==> trial 33: inputs <==
==> flow/design.v <==
module NCO #(N = 32)(
  input clk,                  
  input rst,                  
  input [N-1:0] ctrl,         
  output reg [15:0] sin_out   
);
reg [N-1:0] phase;
always @(posedge clk) begin
  if (rst)
    phase <= {N{1'b0}};
  else
    phase <= phase + ctrl;
end
reg [5:0] sin_lut_sel;
reg [15:0] sin_lut_val;
always @(*) begin
  sin_lut_sel <= phase[N-2] ? ~(phase[N-3:N-8]-1'b1) : phase[N-3:N-8];
  if (phase[N-2] & ~|phase[N-3:N-8]) begin
    sin_out <= phase[N-1] ? 16'b10000000_00000001 : 16'b01111111_11111111;
  end else begin
    sin_out <= phase[N-1] ? (~sin_lut_val+1'b1) : sin_lut_val;    
  end
  case(sin_lut_sel)
    6'h00 : sin_lut_val <= 16'h0000;
    6'h01 : sin_lut_val <= 16'h0324;
    6'h02 : sin_lut_val <= 16'h0648;
    6'h03 : sin_lut_val <= 16'h096A;
    6'h04 : sin_lut_val <= 16'h0C8C;
    6'h05 : sin_lut_val <= 16'h0FAB;
    6'h06 : sin_lut_val <= 16'h12C8;
    6'h07 : sin_lut_val <= 16'h15E2;
    6'h08 : sin_lut_val <= 16'h18F9;
    6'h09 : sin_lut_val <= 16'h1C0B;
    6'h0A : sin_lut_val <= 16'h1F1A;
    6'h0B : sin_lut_val <= 16'h2223;
    6'h0C : sin_lut_val <= 16'h2528;
    6'h0D : sin_lut_val <= 16'h2826;
    6'h0E : sin_lut_val <= 16'h2B1F;
    6'h0F : sin_lut_val <= 16'h2E11;
    6'h10 : sin_lut_val <= 16'h30FB;
    6'h11 : sin_lut_val <= 16'h33DF;
    6'h12 : sin_lut_val <= 16'h36BA;
    6'h13 : sin_lut_val <= 16'h398C;
    6'h14 : sin_lut_val <= 16'h3C56;
    6'h15 : sin_lut_val <= 16'h3F17;
    6'h16 : sin_lut_val <= 16'h41CE;
    6'h17 : sin_lut_val <= 16'h447A;
    6'h18 : sin_lut_val <= 16'h471C;
    6'h19 : sin_lut_val <= 16'h49B4;
    6'h1A : sin_lut_val <= 16'h4C3F;
    6'h1B : sin_lut_val <= 16'h4EBF;
    6'h1C : sin_lut_val <= 16'h5133;
    6'h1D : sin_lut_val <= 16'h539B;
    6'h1E : sin_lut_val <= 16'h55F5;
    6'h1F : sin_lut_val <= 16'h5842;
    6'h20 : sin_lut_val <= 16'h5A82;
    6'h21 : sin_lut_val <= 16'h5CB3;
    6'h22 : sin_lut_val <= 16'h5ED7;
    6'h23 : sin_lut_val <= 16'h60EB;
    6'h24 : sin_lut_val <= 16'h62F1;
    6'h25 : sin_lut_val <= 16'h64E8;
    6'h26 : sin_lut_val <= 16'h66CF;
    6'h27 : sin_lut_val <= 16'h68A6;
    6'h28 : sin_lut_val <= 16'h6A6D;
    6'h29 : sin_lut_val <= 16'h6C23;
    6'h2A : sin_lut_val <= 16'h6DC9;
    6'h2B : sin_lut_val <= 16'h6F5E;
    6'h2C : sin_lut_val <= 16'h70E2;
    6'h2D : sin_lut_val <= 16'h7254;
    6'h2E : sin_lut_val <= 16'h73B5;
    6'h2F : sin_lut_val <= 16'h7504;
    6'h30 : sin_lut_val <= 16'h7641;
    6'h31 : sin_lut_val <= 16'h776B;
    6'h32 : sin_lut_val <= 16'h7884;
    6'h33 : sin_lut_val <= 16'h7989;
    6'h34 : sin_lut_val <= 16'h7A7C;
    6'h35 : sin_lut_val <= 16'h7B5C;
    6'h36 : sin_lut_val <= 16'h7C29;
    6'h37 : sin_lut_val <= 16'h7CE3;
    6'h38 : sin_lut_val <= 16'h7D89;
    6'h39 : sin_lut_val <= 16'h7E1D;
    6'h3A : sin_lut_val <= 16'h7E9C;
    6'h3B : sin_lut_val <= 16'h7F09;
    6'h3C : sin_lut_val <= 16'h7F61;
    6'h3D : sin_lut_val <= 16'h7FA6;
    6'h3E : sin_lut_val <= 16'h7FD8;
    6'h3F : sin_lut_val <= 16'h7FF5;
  endcase
end
endmodule
module Chirp #(N = 32)(
  input clk,
  input rst,
  input [7:0] delay,           
  input reverse,               
  input [N-1:0] min_ctrl,      
  input [N-1:0] max_ctrl,      
  input [N-1:0] inc_rate,      
  input [N-1:0] div_rate,      
  output reg nco_reset,        
  output reg [N-1:0] nco_ctrl  
);
wire [N-1:0] stt_ctrl;
wire [N-1:0] end_ctrl;
wire end_flag;
assign stt_ctrl = reverse ? max_ctrl : min_ctrl;
assign end_ctrl = reverse ? min_ctrl : max_ctrl;
assign end_flag = reverse ? (nco_ctrl <= end_ctrl) : (nco_ctrl >= end_ctrl);
reg [N-1:0] rate_count;
reg [7:0] delay_count;
always @(posedge clk) begin
  if (rst) begin
    rate_count <= {N{1'b0}};
    delay_count <= 4'b0;
    nco_reset <= 1'b1;
    nco_ctrl <= {N{1'b0}};
  end else begin
    if (end_flag) begin
      nco_ctrl <= stt_ctrl;
      rate_count <= rate_count + 1'b1;
    end else if (rate_count >= div_rate) begin
      nco_ctrl <= reverse ? nco_ctrl - inc_rate : nco_ctrl + inc_rate;
      rate_count <= {N{1'b0}};
    end else
      rate_count <= rate_count + 1'b1;
    if (end_flag) begin
      if (delay_count >= delay)
        delay_count <= 8'b0;
      else
        delay_count <= delay_count + 1'b1;
    end
    nco_reset <= |delay_count;
  end
end
endmodule
module WaveGenerator #(N = 32, M = 16)(
  input clk,
  input rst,
  input chirp_reverse,             
  input [7:0] chirp_delay,         
  input [N-1:0] chirp_min_ctrl,    
  input [N-1:0] chirp_max_ctrl,    
  input [N-1:0] chirp_inc_rate,    
  input [N-1:0] chirp_div_rate,    
  output reg [M-1:0] waveform     
);
reg nco_reset;
reg [N-1:0] nco_ctrl;
wire chirp_nco_reset;
wire [N-1:0] chirp_nco_ctrl;
wire [15:0] sin_out;
always @(posedge clk) begin
  nco_ctrl <= chirp_nco_ctrl;
  nco_reset <= chirp_nco_reset;
  waveform <= sin_out;
end
NCO #(.N(N)) NCO0 (
  .clk     ( clk       ),  
  .rst     ( nco_reset ),  
  .ctrl    ( nco_ctrl  ),  
  .sin_out ( sin_out   )  
);
Chirp #(.N(N)) Chirp0 (
  .clk       ( clk             ),  
  .rst       ( rst             ),  
  .delay     ( chirp_delay     ),  
  .reverse   ( chirp_reverse   ),  
  .min_ctrl  ( chirp_min_ctrl  ),  
  .max_ctrl  ( chirp_max_ctrl  ),  
  .inc_rate  ( chirp_inc_rate  ),  
  .div_rate  ( chirp_div_rate  ),  
  .nco_reset ( chirp_nco_reset ),  
  .nco_ctrl  ( chirp_nco_ctrl  )   
);
endmodule
==> flow/run.sh <==
#!/bin/bash
# the make line also repeats each setting of config.mk as NAME=value (left out here)
make -C /OpenROAD-flow-scripts/flow DESIGN_CONFIG=/design/flow/config.mk WORK_HOME=/design/flow/orfs CLKGATE_MAP_FILE= finish
==> flow/config.mk <==
export PLATFORM = sky130hd
export DESIGN_NAME = WaveGenerator
export DESIGN_NICKNAME = WaveGenerator
export VERILOG_FILES = /design/flow/design.v
export SDC_FILE = /design/flow/constraint.sdc
export NUM_CORES = 4
export LEC_CHECK = 0
export ABC_AREA = 1
export CAP_MARGIN = 20
export CELL_PAD_IN_SITES_GLOBAL_PLACEMENT = 2
export CORE_ASPECT_RATIO = 0.5
export CORE_MARGIN = 2
export CORE_UTILIZATION = 41
export CTS_CLUSTER_DIAMETER = 378
export CTS_CLUSTER_SIZE = 98
export PLACE_DENSITY_LB_ADDON = 0.3
export SETUP_SLACK_MARGIN = -0.57
export SLEW_MARGIN = 5
==> flow/constraint.sdc <==
create_clock -name core_clock -period 6.0 [get_ports {clk}]
set_input_delay 1.2000 -clock core_clock [delete_from_list [all_inputs] [get_ports {clk}]]
set_output_delay 1.2000 -clock core_clock [all_outputs]
set_load 0.01 [all_outputs]
==> build 42 (differences from trial 33) <==
==> flow/config.mk (replaced) <==
export PLATFORM = sky130hd
export DESIGN_NAME = WaveGenerator
export DESIGN_NICKNAME = WaveGenerator
export VERILOG_FILES = /design/flow/design.v
export SDC_FILE = /design/flow/constraint.sdc
export NUM_CORES = 4
export LEC_CHECK = 0
export CAP_MARGIN = 20
export CELL_PAD_IN_SITES_GLOBAL_PLACEMENT = 2
export CORE_MARGIN = 2
export CORE_UTILIZATION = 41
export CTS_CLUSTER_DIAMETER = 371
export CTS_CLUSTER_SIZE = 98
export PLACE_DENSITY = 0.42
export SLEW_MARGIN = 20
export TNS_END_PERCENT = 15
==> comparison <==
Against trial 33, the synthesized area of build 42 is smaller by about 3.6%.
Power: trial 33 is higher than build 42 (26%).
Of build 42 and trial 33, build 42 has the higher non-clock buffer count (gap 28).
Worst hold slack: build 42 is worse than trial 33 (85 ps).
Power and IR drop assume default switching activity.
